Design apb_wrapper, start of the top module:
module apb_wrapper#(parameter addr_width = 5, data_width = 16)(
    input bit pclk,                   
    input bit preset_n,               
    input logic transfer,  
    input logic [addr_width - 1 : 0] apb_paddr,  
    input logic [data_width - 1 : 0] apb_pwdata,  
    input logic apb_control ,         
    output logic [data_width - 1 : 0] apb_spwdata,   
    output logic [data_width - 1 : 0] apb_prdata  
    );
export LEC_CHECK = 0
export ABC_AREA = 1
export CAP_MARGIN = 20
export CORE_MARGIN = 2
export CORE_UTILIZATION = 40
export MIN_ROUTING_LAYER = met2
export SLEW_MARGIN = 20
export TNS_END_PERCENT = 95
create_clock -name core_clock -period 5.0 [get_ports {pclk}]
run.sh (not shown) runs the stock make flow with config.mk's settings and CLKGATE_MAP_FILE=.
The starting point completed without violations.
Edit:
Settings changed: ABC_AREA 1 to default, CORE_UTILIZATION 40 to 52, MIN_ROUTING_LAYER met2 to default, TNS_END_PERCENT 95 to default.
Clock period 5.0 ns to 4.09 ns, I/O delays scaled along.
Outcome:
- The changed run completed with no timing, DRC or antenna violations
- wire length went down by 18%
- final area went down by 8.3%
- first-iteration DRC count went down by about 70%
- non-clock buffer count went up by 29
- sequential share of layout area went up by 5.6 points
- power went up by about 17%
- clock skew is about the same
- die size went down by about 30%
- critical path depth does not change
Edit:
Settings changed: CORE_UTILIZATION 52 to 66.
Clock period 4.09 ns to 2.45 ns, I/O delays scaled along.
With this change the flow finished but fails on setup timing. Utilization went up by 23 points. Wire length grows by 5.2%. Global-route usage increases by 9.0 points.
Edit:
Settings changed: CORE_UTILIZATION 66 to 72, PLACE_DENSITY_LB_ADDON from default to 0.06.
Clock period 2.45 ns to 2.15 ns, I/O delays scaled along.
Effect: The changed run finished with setup timing left. Via count goes up by about 24%. Fmax is lower by 9.7%. Clock skew goes up by 0.0075 ns. Total power is higher by about 20%. Register-to-register slack got worse by 0.59 ns.
Edit:
Settings changed: ABC_AREA from default to 1, CAP_MARGIN 20 to 40, CTS_CLUSTER_DIAMETER from default to 163, CTS_CLUSTER_SIZE from default to 15, PLACE_DENSITY_LB_ADDON 0.06 to 0.11, SETUP_SLACK_MARGIN from default to -0.12.
The new run finished but fails on setup timing.
Area after synthesis climbs by about 10%.
Via count climbs by 12%.
Synthesized cell count climbs by about 80%.
Hold slack improved by 0.044 ns.
Die size climbs by about 10%.

---

run 1:
Starting RTL as in the previous note.
==> flow/design.v (excerpt) <==
module apb_wrapper#(parameter addr_width = 5, data_width = 16)(
    input bit pclk,                   
    input bit preset_n,               
    input logic transfer,  
    input logic [addr_width - 1 : 0] apb_paddr,  
    input logic [data_width - 1 : 0] apb_pwdata,  
    input logic apb_control ,         
    output logic [data_width - 1 : 0] apb_spwdata,   
    output logic [data_width - 1 : 0] apb_prdata  
    );
Settings: LEC_CHECK=0, ABC_AREA=1, CAP_MARGIN=20, CORE_MARGIN=2, CORE_UTILIZATION=70, CTS_CLUSTER_DIAMETER=163, PLACE_DENSITY_LB_ADDON=0.18, SETUP_SLACK_MARGIN=-0.1, SLEW_MARGIN=20; clock period 2.28 ns.
Layout checks on run 1: not met. Flow itself completed; violations: negative setup slack.
The following lists how run 2 was set up differently from run 1:
# run 1
export LEC_CHECK = 0
export ABC_AREA = 1
export CAP_MARGIN = 20
export CORE_MARGIN = 2
export CORE_UTILIZATION = 70
export CTS_CLUSTER_DIAMETER = 163
export PLACE_DENSITY_LB_ADDON = 0.18
export SETUP_SLACK_MARGIN = -0.1
export SLEW_MARGIN = 20
create_clock -name core_clock -period 2.28 [get_ports {pclk}]
# run 2
export LEC_CHECK = 0
export ABC_AREA = 1
export CAP_MARGIN = 20
export CORE_MARGIN = 2
export CORE_UTILIZATION = 70
export SETUP_SLACK_MARGIN = 0.04
export SLEW_MARGIN = 20
create_clock -name core_clock -period 2.15 [get_ports {pclk}]
## What came out
The layout from run 2, despite a flow that completed every stage, fails the layout checks, with the failing checks listed as negative setup slack.
The lower hold slack of run 2 and run 1 is in run 2.
Across both runs, met3 layer wire length in the routed design was higher for run 2 than for run 1.
Compared with run 1, in run 2 portion of total power attributed to the clock network went up by 0.8 points; setup slack on the worst flop-to-flop path went down by 0.36 ns.
Re sequential share of power: run 2 is 3.0 points down on run 1.
Compared with run 1, run 2 shows a share of the final layout cell area in sequential cells that is 5.5 points lower.
Modified inputs, run 3 compared to run 2
# run 2
export LEC_CHECK = 0
export ABC_AREA = 1
export CAP_MARGIN = 20
export CORE_MARGIN = 2
export CORE_UTILIZATION = 70
export SETUP_SLACK_MARGIN = 0.04
export SLEW_MARGIN = 20
create_clock -name core_clock -period 2.15 [get_ports {pclk}]
# run 3
export LEC_CHECK = 0
export CAP_MARGIN = 20
export CORE_MARGIN = 2
export CORE_UTILIZATION = 40
export SLEW_MARGIN = 20
create_clock -name core_clock -period 3.86 [get_ports {pclk}]
Findings:
Run 3 ended with every stage complete and zero timing, DRC or antenna violations. Async set or reset register ratio after synthesis essentially unchanged between run 2 and run 3. Run comparison: run 3 top layer used by detailed routing met4; run 2 top layer used by detailed routing met5. On number of tap instances: between run 3 and run 2, it ends up lower for run 2. Run 3 ends up with a post-route cell area that is about 18% lower than in run 2. Total power shrinks by more than a quarter when moving from run 2 to run 3. Run 3 reports its launch point of the worst path as apb_paddr[1] while run 2 reports DUT.present_state[2]. Run 3 vs. run 2: total of cells resized after clock tree synthesis went down by 120.
diff inputs: run 3 => run 4
# run 3
export LEC_CHECK = 0
export CAP_MARGIN = 20
export CORE_MARGIN = 2
export CORE_UTILIZATION = 40
export SLEW_MARGIN = 20
create_clock -name core_clock -period 3.86 [get_ports {pclk}]
# run 4
export LEC_CHECK = 0
export CAP_MARGIN = 20
export CORE_MARGIN = 2
export CORE_UTILIZATION = 72
export SETUP_SLACK_MARGIN = -0.2
export SLEW_MARGIN = 20
create_clock -name core_clock -period 2.15 [get_ports {pclk}]
Compared with run 3, run 4 improves total core area. Compared with run 3, in run 4 HPWL after detailed placement moved up, vertical die size down 59 um, die area went down 24,000 um^2, count of placed standard cells including taps lost about 9%. Reported for run 3 and run 4, area of the synthesized netlist per yosys stat turned out identical to the last digit. Run 4 did not make it past clock tree synthesis (4_1_cts), where a tool error ended it.
Power is estimated from default activity; no workload was simulated.
